== build 14 ==
Design top_level, start of the top module:
module top_level(f1,f2,p,in_1,in_2,out,clk,clk2);
input [7:0]in_1, in_2;
input clk;
input clk2;
input [15:0]p;   
input [15:0]f1,f2;  
output [15:0]out;
wire [15:0]a,b;
wire [15:0]r1,r2,r3,r4,r5;
convert inst_1(.float(a), .int8(in_1), .clk(clk));  
convert inst_2(.float(b), .int8(in_2), .clk(clk));
mult inst_3(.B(f1), .C(r1), .A(a), .clk(clk));   
mult inst_4(.B(f2), .C(r2), .A(b), .clk(clk));
main_adder inst_5 (.AA(r1), .BB(r2),.clk(clk), .R_add(r3)); 
mux inst_6(.in1(r4), .in2(p), .sel(clk2), .out(r5));  
main_adder inst_7 (.AA(r3), .BB(r5),.clk(clk), .R_add(r4));  
assign out=r4;
endmodule
Size: roughly 2,800 cells after synthesis, roughly 160 flip-flops, ~20,000 µm² of cells after synthesis.
make LEC_CHECK=0 ABC_AREA=1 CAP_MARGIN=20 CORE_ASPECT_RATIO=0.5 CORE_MARGIN=9 CORE_UTILIZATION=58 CTS_CLUSTER_DIAMETER=55 CTS_CLUSTER_SIZE=11 MAX_ROUTING_LAYER=met5 MIN_ROUTING_LAYER=met1 PLACE_DENSITY_LB_ADDON=0.0 SLEW_MARGIN=20 finish   # period 20.0 ns
run.sh (not shown) runs the stock make flow with config.mk's settings and CLKGATE_MAP_FILE=.
The following lists how build 10 was set up differently from build 14:
- CORE_ASPECT_RATIO removed (was 0.5)
- CTS_CLUSTER_DIAMETER removed (was 55)
- MAX_ROUTING_LAYER removed (was met5)
- PLACE_DENSITY_LB_ADDON changed from 0.0 to 0.28
- CORE_MARGIN changed from 9 to 2
- MIN_ROUTING_LAYER removed (was met1)
- CORE_UTILIZATION changed from 58 to 72
- CTS_CLUSTER_SIZE removed (was 11)
- the clock period (ns, I/O delays scaled along) changed from 20.0 to 10.6
Findings:
Build 10 -> stages 100% | layout checks FAIL | setup timing. The share of the core filled with cells of build 10 is higher than that of build 14. [compare] base=build 14 new=build 10: number of antenna violations at the first check in global routing went up by 1; number of flip-flops and latches ~0 delta; layout buffering overhead excluding clock cells now sits higher.
--- input diff build 10..build 20 ---
- SETUP_SLACK_MARGIN: unset -> -0.2
- PLACE_DENSITY_LB_ADDON: 0.28 -> 0.16
- CTS_CLUSTER_DIAMETER: unset -> 250
- the clock period (ns, I/O delays scaled along): 10.6 -> 10.2
==> results <==
The runs compared here, build 20 and build 10, all ended either early or with open violations. Build 10 → build 20: register bit total from synthesis held steady; post-synth tally of flip-flops with integrated enable held steady; met2 track demand over resource grew by 6.5 points; setup clock skew after layout grew by 0.025 ns. ~same sequential share of layout area in build 20 and build 10. Build 20 against build 10; average wire per standard cell is up by more than 10%. Global-route wire length before repair (build 20 vs. build 10) increases by a little under 10%. Compared with build 10, in build 20 sum of negative setup slack went down; wire length went up; proportion of final cell area spent on non-clock buffers went up; worst hold slack did not really move.

* * *

top_level again, from the RTL that the note above started with.
Settings: LEC_CHECK=0, ABC_AREA=1, CAP_MARGIN=20, CORE_MARGIN=2, CORE_UTILIZATION=71, CTS_CLUSTER_DIAMETER=357, CTS_CLUSTER_SIZE=98, PLACE_DENSITY=0.42, SETUP_SLACK_MARGIN=4.35, SLEW_MARGIN=20; clock period 18.2 ns.
The starting point aborted during global routing (5_1_grt), error GRT-0232.
Rerun with:
Settings changed: ABC_AREA 1 to unset, CORE_UTILIZATION 71 to 72, CTS_CLUSTER_DIAMETER 357 to unset, CTS_CLUSTER_SIZE 98 to 32, PLACE_DENSITY 0.42 to 0.66, SETUP_SLACK_MARGIN 4.35 to unset, TNS_END_PERCENT set to 35.
Clock period 18.2 ns to 10.3 ns, I/O delays scaled along.
Effect:
- Now the flow completed, yet does not pass: negative setup slack
- synthesized cell count goes down by 11%
- die size rose by 3.3%
- synthesized area came out higher by 4.8%
Rerun with:
Settings changed: CORE_UTILIZATION 72 to 24, CTS_CLUSTER_SIZE 32 to unset, PLACE_DENSITY 0.66 to unset, TNS_END_PERCENT 35 to unset.
Clock period 10.3 ns to 18.2 ns, I/O delays scaled along.
This time the run produced a clean layout; cell area drops by 2.5%; final cell count increases by 21%; worst setup slack gains 3100 ps; routed wire length went down by 20%; first-iteration DRC count shrinks by 57%; via count came out lower by 15%.
Rerun with:
Settings changed: CORE_UTILIZATION 24 to 59, CTS_CLUSTER_DIAMETER set to 358, CTS_CLUSTER_SIZE set to 99, PLACE_DENSITY_LB_ADDON set to 0.17.
Clock period 18.2 ns to 13.5 ns, I/O delays scaled along.
Outcome: Final area falls by 1.7%. Via count rises by 4.7%. Worst setup slack gets worse by 1300 ps.

* * *

tundra:
Starting RTL as in the previous note.
==> flow/config.mk <==
export PLATFORM = sky130hd
export DESIGN_NAME = top_level
export DESIGN_NICKNAME = top_level
export VERILOG_FILES = /design/flow/design.v
export SDC_FILE = /design/flow/constraint.sdc
export NUM_CORES = 4
export LEC_CHECK = 0
export ABC_AREA = 0
export CAP_MARGIN = 20
export CELL_PAD_IN_SITES_DETAIL_PLACEMENT = 2
export CELL_PAD_IN_SITES_GLOBAL_PLACEMENT = 1
export CORE_ASPECT_RATIO = 1.81
export CORE_MARGIN = 9
export CORE_UTILIZATION = 53
export CTS_CLUSTER_DIAMETER = 96
export CTS_CLUSTER_SIZE = 28
export GPL_TIMING_DRIVEN = 0
export MAX_ROUTING_LAYER = met4
export MIN_ROUTING_LAYER = met2
export PLACE_DENSITY_LB_ADDON = 0.1
export SLEW_MARGIN = 35
export TNS_END_PERCENT = 10
==> flow/constraint.sdc <==
create_clock -name core_clock -period 11.0 [get_ports {clk}]
set_input_delay 2.2000 -clock core_clock [delete_from_list [all_inputs] [get_ports {clk}]]
set_output_delay 2.2000 -clock core_clock [all_outputs]
set_load 0.01 [all_outputs]
tundra got as far as detailed placement (3_5_place_dp), where a tool error ended the run.
Changes in violet relative to tundra:
# tundra
export LEC_CHECK = 0
export ABC_AREA = 0
export CAP_MARGIN = 20
export CELL_PAD_IN_SITES_DETAIL_PLACEMENT = 2
export CELL_PAD_IN_SITES_GLOBAL_PLACEMENT = 1
export CORE_ASPECT_RATIO = 1.81
export CORE_MARGIN = 9
export CORE_UTILIZATION = 53
export CTS_CLUSTER_DIAMETER = 96
export CTS_CLUSTER_SIZE = 28
export GPL_TIMING_DRIVEN = 0
export MAX_ROUTING_LAYER = met4
export MIN_ROUTING_LAYER = met2
export PLACE_DENSITY_LB_ADDON = 0.1
export SLEW_MARGIN = 35
export TNS_END_PERCENT = 10
create_clock -name core_clock -period 11.0 [get_ports {clk}]
# violet
export LEC_CHECK = 0
export ABC_AREA = 1
export CAP_MARGIN = 20
export CORE_MARGIN = 2
export CORE_UTILIZATION = 70
export SLEW_MARGIN = 20
create_clock -name core_clock -period 18.2 [get_ports {clk}]
- Having completed the whole flow, violet delivered a layout that passed the timing, DRC and antenna checks.
- Taking tundra as the reference, in violet count of input and output buffers grew by 9, chip area from the yosys synthesis statistics shrank by 950 um2, die area shrank by 0.017 mm2, die extent in y shrank by about 40%, fraction of the core area occupied by cells at floorplan grew by 17 points.
- Synthesized area: violet vs tundra down 950 um2

* * *

top_level again, from the RTL that the note above started with.
Settings: LEC_CHECK=0, ABC_AREA=1, CAP_MARGIN=5, CORE_ASPECT_RATIO=1.81, CORE_MARGIN=2, CORE_UTILIZATION=72, CTS_CLUSTER_DIAMETER=362, CTS_CLUSTER_SIZE=53, MAX_ROUTING_LAYER=met5, MIN_ROUTING_LAYER=met1, PLACE_DENSITY_LB_ADDON=0.01, SETUP_SLACK_MARGIN=3.5, SLEW_MARGIN=20; clock period 11.8 ns.
The baseline never finished: it broke off in global routing.
Edit:
CAP_MARGIN = 20   (was 5)
CORE_ASPECT_RATIO = 0.5   (was 1.81)
CTS_CLUSTER_DIAMETER = 361   (was 362)
CTS_CLUSTER_SIZE = 32   (was 53)
PLACE_DENSITY = 0.65   (was not set)
PLACE_DENSITY_LB_ADDON = not set   (was 0.01)
SETUP_SLACK_MARGIN = not set   (was 3.5)
clock period = 8.46 ns   (was 11.8 ns; I/O delays follow)
- Now the flow finished but fails on negative setup slack
- synthesized area is unchanged
- die area is about the same
- synthesized cell count stays the same
Edit:
ABC_AREA = not set   (was 1)
CORE_ASPECT_RATIO = not set   (was 0.5)
CORE_UTILIZATION = 40   (was 72)
CTS_CLUSTER_DIAMETER = not set   (was 361)
CTS_CLUSTER_SIZE = not set   (was 32)
MAX_ROUTING_LAYER = not set   (was met5)
MIN_ROUTING_LAYER = not set   (was met1)
PLACE_DENSITY = not set   (was 0.65)
clock period = 13.5 ns   (was 8.46 ns; I/O delays follow)
What happened: Now the flow completed without violations; utilization came out lower by 42 points; non-clock buffer count drops by 122; design area went down by about 0.6%; via count goes down by about 17%; count of clock-buffer cells in the layout stays the same; die size goes up by about 90%; hold slack is better by 0.025 ns.
Edit:
CORE_UTILIZATION = 69   (was 40)
PLACE_DENSITY = 0.66   (was not set)
clock period = 10.3 ns   (was 13.5 ns; I/O delays follow)
The changed run produced a layout that fails on negative setup slack.
Clock-buffer cell count fell by 4.
Core utilization rose by 36 points.
Sequential share of layout area decreases by 0.40 points.
Area after synthesis stays the same.
Sequential cell count is unchanged.
Synthesized cell count is unchanged.
Critical path depth went down by 2.

* * *

top_level again, from the RTL that the note above started with.
Design top_level, start of the top module:
module top_level(f1,f2,p,in_1,in_2,out,clk,clk2);
input [7:0]in_1, in_2;
input clk;
input clk2;
input [15:0]p;   
input [15:0]f1,f2;  
output [15:0]out;
wire [15:0]a,b;
wire [15:0]r1,r2,r3,r4,r5;
convert inst_1(.float(a), .int8(in_1), .clk(clk));  
convert inst_2(.float(b), .int8(in_2), .clk(clk));
mult inst_3(.B(f1), .C(r1), .A(a), .clk(clk));   
mult inst_4(.B(f2), .C(r2), .A(b), .clk(clk));
main_adder inst_5 (.AA(r1), .BB(r2),.clk(clk), .R_add(r3)); 
mux inst_6(.in1(r4), .in2(p), .sel(clk2), .out(r5));  
main_adder inst_7 (.AA(r3), .BB(r5),.clk(clk), .R_add(r4));  
assign out=r4;
endmodule
Settings: LEC_CHECK=0, CAP_MARGIN=20, CORE_MARGIN=2, CORE_UTILIZATION=72, CTS_CLUSTER_SIZE=46, PLACE_DENSITY_LB_ADDON=0.29, SETUP_SLACK_MARGIN=2.43, SLEW_MARGIN=20; clock period 9.38 ns.
The first run ended with an error in global routing.
==> next run, changes <==
- ABC_AREA: default -> 1
- CORE_UTILIZATION: 72 -> 71
- CTS_CLUSTER_SIZE: 46 -> default
- PLACE_DENSITY: default -> 0.42
- PLACE_DENSITY_LB_ADDON: 0.29 -> default
- SETUP_SLACK_MARGIN: 2.43 -> default
- clock period: 9.38 -> 18.2 ns (I/O delays scaled with it)
- The changed run produced a clean layout
- die size drops by 3.2%
- synthesized area goes down by 4.6%
- synthesized cell count climbs by 12%
==> next run, changes <==
- CORE_UTILIZATION: 71 -> 72
- CTS_CLUSTER_DIAMETER: default -> 225
- CTS_CLUSTER_SIZE: default -> 72
- PLACE_DENSITY: 0.42 -> default
- PLACE_DENSITY_LB_ADDON: default -> 0.28
- clock period: 18.2 -> 10.6 ns (I/O delays scaled with it)
This time the run finished with setup timing left; cell count is higher by 2.1%; setup slack degrades by 2800 ps; non-clock buffer count rose by 97; flip-flop count stays the same; via count rose by 9.9%; cell area increases by 6.3%; core utilization increases by 5.7 points; register-to-register slack got worse by 2800 ps.
==> next run, changes <==
- ABC_AREA: 1 -> default
- CTS_CLUSTER_DIAMETER: 225 -> default
- CTS_CLUSTER_SIZE: 72 -> default
- PLACE_DENSITY_LB_ADDON: 0.28 -> default
- SETUP_SLACK_MARGIN: default -> -0.2
- clock period: 10.6 -> 10.2 ns (I/O delays scaled with it)
The changed run finished but failed the layout checks on setup timing.
Die area rises by 4.7%.
Sequential share of layout area shrinks by 0.86 points.
Routed wire length goes up by 3.4%.
Non-clock buffer count rises by 60.
==> next run, changes <==
- ABC_AREA: default -> 1
- CTS_CLUSTER_DIAMETER: default -> 343
- CTS_CLUSTER_SIZE: default -> 96
- SETUP_SLACK_MARGIN: -0.2 -> default
- TNS_END_PERCENT: default -> 5
- clock period: 10.2 -> 7.4 ns (I/O delays scaled with it)
Result:
- The changed run finished with setup timing left
- worst setup slack is worse by 2800 ps
- flip-flop count stays the same
- via count grows by roughly a tenth
- cell count grows by roughly a tenth
- global-route usage grows by 9.6 points
- wire length grows by a quarter to a third
- die area shrinks by a few percent
==> next run, changes <==
- CORE_ASPECT_RATIO: default -> 0.5
- CTS_CLUSTER_DIAMETER: 343 -> 397
After rerunning:
- The changed run completed and failed the layout checks on setup timing
- worst setup slack is better by 1400 ps
- core utilization is about the same
- routed wire length fell by 22%
- clock skew fell by 16 ps
- register-to-register slack is better by 1400 ps
- global-route usage fell by 5.9 points

* * *

== onyx ==
Starting RTL as in the previous note.
make LEC_CHECK=0 ABC_AREA=1 CAP_MARGIN=20 CORE_ASPECT_RATIO=0.5 CORE_MARGIN=9 CORE_UTILIZATION=58 CTS_CLUSTER_DIAMETER=55 CTS_CLUSTER_SIZE=11 MAX_ROUTING_LAYER=met5 MIN_ROUTING_LAYER=met1 PLACE_DENSITY_LB_ADDON=0.0 SETUP_SLACK_MARGIN=-1.91 SLEW_MARGIN=20 TNS_END_PERCENT=70 finish   # period 20.0 ns
Every stage of the flow completed for onyx, and the final layout passed the timing, DRC and antenna checks.
Changes in yarrow relative to onyx:
Settings: CTS_CLUSTER_SIZE removed (was 11); TNS_END_PERCENT removed (was 70); ABC_AREA changed from 1 to 0; SETUP_SLACK_MARGIN changed from -1.91 to 3.03.
Results
Looking at critical path startpoint, the inst_1.mantissa[5]$_SDFF_NP0_ result is from yarrow; the inst_1.mantissa[7]$_SDFF_NP0_ one comes from onyx.
Per the comparison of yarrow with onyx, count of H-tree levels built during CTS ~0 delta; setup slack +0.72 ns; total routed wirelength +7.9%.
Looking at cell count listed in synth_stat.txt, yarrow sits 11% below onyx.
Summary — synthesis-to-finish area growth, yarrow relative to onyx: higher, by 1.6 points.
Overall chip area of yarrow exceeds that of onyx by a few percent.
## Diff of input files: cedar against yarrow
Settings: changing CORE_UTILIZATION from 58 to 72; setting PLACE_DENSITY to 0.66 for the first time; changing CORE_MARGIN from 9 to 2; removing MAX_ROUTING_LAYER (formerly met5); removing SETUP_SLACK_MARGIN (formerly 3.03); removing ABC_AREA (formerly 0); removing PLACE_DENSITY_LB_ADDON (formerly 0.0); removing MIN_ROUTING_LAYER (formerly met1); removing CORE_ASPECT_RATIO (formerly 0.5); removing CTS_CLUSTER_DIAMETER (formerly 55); changing the clock period (ns, I/O delays scaled along) from 20.0 to 10.2.
Findings:
The log for cedar ends in global routing with error ODB-0269, so the run never completed. Total of cells resized after clock tree synthesis: cedar vs yarrow up 69. Diff yarrow -> cedar: total instance count after detailed placement grew by about 0.3%, area of the chip lower. The run showing the smaller HPWL reported at the end of detailed placement is yarrow. cedar: final weighted congestion in routability-driven placement higher than yarrow. Site row count grows by more than a quarter when moving from yarrow to cedar.

* * *

oak:
The RTL this note starts from:
==> flow/design.v <==
module top_level(f1,f2,p,in_1,in_2,out,clk,clk2);
input [7:0]in_1, in_2;
input clk;
input clk2;
input [15:0]p;   
input [15:0]f1,f2;  
output [15:0]out;
wire [15:0]a,b;
wire [15:0]r1,r2,r3,r4,r5;
convert inst_1(.float(a), .int8(in_1), .clk(clk));  
convert inst_2(.float(b), .int8(in_2), .clk(clk));
mult inst_3(.B(f1), .C(r1), .A(a), .clk(clk));   
mult inst_4(.B(f2), .C(r2), .A(b), .clk(clk));
main_adder inst_5 (.AA(r1), .BB(r2),.clk(clk), .R_add(r3)); 
mux inst_6(.in1(r4), .in2(p), .sel(clk2), .out(r5));  
main_adder inst_7 (.AA(r3), .BB(r5),.clk(clk), .R_add(r4));  
assign out=r4;
endmodule
module convert( float, int8,clk);
input clk;
output [15:0] float;
input [7:0] int8;
reg [4:0] exp;
reg [9:0] mantissa;
integer i;
always @(negedge clk)
begin
if(int8 != 8'b0) 
begin
for(i = 0; i < 8; i = i + 1)
    if(int8[i]) 
      exp = i;
      if(exp < 10)
      mantissa = int8 << (10 - exp);
      else
      mantissa = int8;
      exp = exp + 15;
 end
else begin
 mantissa=0;
exp=0;
    end
end
assign float = {1'b0, exp, mantissa};
endmodule
module mult(B,C, A, clk);
input  [15:0]A;
input clk;
input [15:0]B;
output reg    [15:0]C;
wire          [5:0]e;   
wire           [21:0]m;  
wire            [10:0]A_m;     
wire            [10:0]B_m;     
reg           [4:0]C_e;  
wire            C_sign;  
reg           [9:0]C_m;  
assign C_sign=(A[15]^B[15]); 
assign e[5:0]=(A[14:10]+B[14:10]-4'b1111); 
assign A_m[10:0]={1'b1, A[9:0]};
assign B_m[10:0]={1'b1, B[9:0]};
assign m[21:0]=(A_m[10:0])*(B_m[10:0]);   
always@(posedge clk)
begin
if (A==0)   
  begin
  C<=16'b0;
  end
else begin
    if (m[21]==1'b1) 
    begin
    C_m=m[20:11];
    C_e=e[4:0]+m[21];
    C<={C_sign,C_e[4:0],C_m[9:0]};
    end 
    else begin
    C_m=m[19:10];
    C_e=e[4:0]+m[21];
    C<={C_sign,C_e[4:0],C_m[9:0]};
    end
end
end
endmodule
module main_adder (AA, BB,clk, R_add);
input [15:0] AA, BB; 
input clk;             
output  [15:0] R_add;                
wire [14:0]temp_Sum_M_C; 
wire [13:0]temp_Sub_M_C, temp_lza_count_reg;
wire [15:0]temp_L, temp_S;
compare_adder inst_1  (.C_L(temp_L), .C_S(temp_S), .A(AA), .B(BB),.clk(clk));  
shift_adder inst_2    ( temp_sign, temp_Sum_M_C, temp_Sub_M_C, temp_lza_count_reg, temp_L, temp_S,clk);
adder inst_3          (R_add, temp_L, temp_S, temp_sign, temp_Sum_M_C, temp_Sub_M_C, temp_lza_count_reg,clk );
endmodule
module compare_adder (C_L, C_S, A, B,clk);
input [15:0] A, B;
input clk;
output reg[15:0] C_L, C_S;
always@ (posedge clk)
if (A[14:0]>=B[14:0])
 begin
C_L<=A[15:0]; C_S<=B[15:0];
 end
 else begin
C_L<=B[15:0]; C_S<=A[15:0];
 end
endmodule
module shift_adder ( sign, Sum_M_C, Sub_M_C, lza_count_reg,L, S,clk);
input [15:0] L, S;  
input clk;             
output reg sign;                       
reg [13:0] M_C_L, M_C_S;        
reg [13:0]M_C_Lnew, M_C_Snew;   
output  reg[14:0] Sum_M_C;             
output  reg[13:0] Sub_M_C;            
reg [13:0] Sub_M_CS;                     
output reg [13:0] lza_count_reg;                
reg [4:0] count; 
always@ (*)
begin
M_C_L[13:0]={1'b1, L[9:0], 3'b000};                      
M_C_S[13:0]={1'b1, S[9:0], 3'b000};
sign=L[15];                                              
M_C_Snew[13:0]=M_C_S[13:0]>>(L[14:10]-S[14:10]);         
M_C_Lnew[13:0]=M_C_L[13:0];                              
Sum_M_C[14:0]=M_C_Lnew[13:0]+ M_C_Snew[13:0];            
Sub_M_C[13:0]=M_C_Lnew[13:0]- M_C_Snew[13:0];            
begin 
lza_count_reg=14;                                            
for( count=0; count<14; count=count+1 ) 
if( Sub_M_C[ count ] ) 
lza_count_reg=13-count; 
end 
end
endmodule
module adder(R_add, L, S, sign, Sum_M_C, Sub_M_C,lza_count_reg,clk );
input clk;
input [15:0] L, S;               
input sign;                       
input [14:0] Sum_M_C;             
input [13:0] Sub_M_C;            
reg [13:0] Sub_M_CS;                     
input [13:0] lza_count_reg;                
output reg [15:0] R_add;                
always @(posedge clk)
begin
if (L==0 &  S==0)
  begin
  R_add<=16'b0;
  end
  else begin
if (L[15]^S[15]==0)            
 begin
R_add[15]<=sign;                      
R_add[14:10]<=L[14:10]+Sum_M_C[14];   
 if (Sum_M_C[14]==1)
 begin
 R_add[9:0]<=Sum_M_C[13:4];
 end 
 else begin
 R_add[9:0]<=Sum_M_C[12:3];             
 end
 end 
 else begin                         
R_add[15]<=sign;
R_add[14:10]<=L[14:10]-lza_count_reg;
Sub_M_CS[13:0]=(Sub_M_C[13:0]<<lza_count_reg);
R_add[9:0]<=Sub_M_CS[12:3];          
end
end
end
endmodule
module mux(in1, in2, sel, out);  
input [15:0]in1,in2;
input sel;
output reg [15:0]out;
 always @ (*)  
 begin : MUX        
   if (sel == 1'b0) begin
      out = in1;
   end else begin
       out = in2 ;
   end
end
endmodule  
==> flow/config.mk <==
export PLATFORM = sky130hd
export DESIGN_NAME = top_level
export DESIGN_NICKNAME = top_level
export VERILOG_FILES = /design/flow/design.v
export SDC_FILE = /design/flow/constraint.sdc
export NUM_CORES = 4
export LEC_CHECK = 0
export ABC_AREA = 1
export CAP_MARGIN = 25
export CELL_PAD_IN_SITES_DETAIL_PLACEMENT = 0
export CORE_MARGIN = 10
export CORE_UTILIZATION = 40
export CTS_CLUSTER_DIAMETER = 319
export CTS_CLUSTER_SIZE = 10
export HOLD_SLACK_MARGIN = 0.23
export MIN_ROUTING_LAYER = met2
export PLACE_DENSITY_LB_ADDON = 0.02
export SLEW_MARGIN = 10
export TNS_END_PERCENT = 85
==> flow/constraint.sdc <==
create_clock -name core_clock -period 15.8 [get_ports {clk}]
set_input_delay 3.1600 -clock core_clock [delete_from_list [all_inputs] [get_ports {clk}]]
set_output_delay 3.1600 -clock core_clock [all_outputs]
set_load 0.01 [all_outputs]
oak: full flow OK, the timing, DRC and antenna checks passed
Input-level comparison between pine and oak:
Settings: a deleted TNS_END_PERCENT that had been 85; a deleted CTS_CLUSTER_SIZE that had been 10; a change of CORE_MARGIN from 10 to 2; a deleted ABC_AREA that had been 1; a deleted CELL_PAD_IN_SITES_DETAIL_PLACEMENT that had been 0; a deleted PLACE_DENSITY_LB_ADDON that had been 0.02; a change of CAP_MARGIN from 25 to 20; a deleted HOLD_SLACK_MARGIN that had been 0.23; a change of SLEW_MARGIN from 10 to 20; a deleted MIN_ROUTING_LAYER that had been met2; a deleted CTS_CLUSTER_DIAMETER that had been 319; a change of the clock period (ns, I/O delays scaled along) from 15.8 to 13.3.
==> results <==
pine ran to completion and came out clean on the timing, DRC and antenna checks. pine — register area share after synthesis 0.74 points lower, oak as reference. The placement-stage worst setup slack number comes out lower for pine vs oak. Against oak, pine comes in 6.1% lower on detailed-placement wirelength estimate. Delta (pine minus oak): clock-buffer cell count picked up an extra 5; worst setup margin now sits lower. Looking only at wire length, and setting everything else aside, the lower value of oak and pine goes to pine.
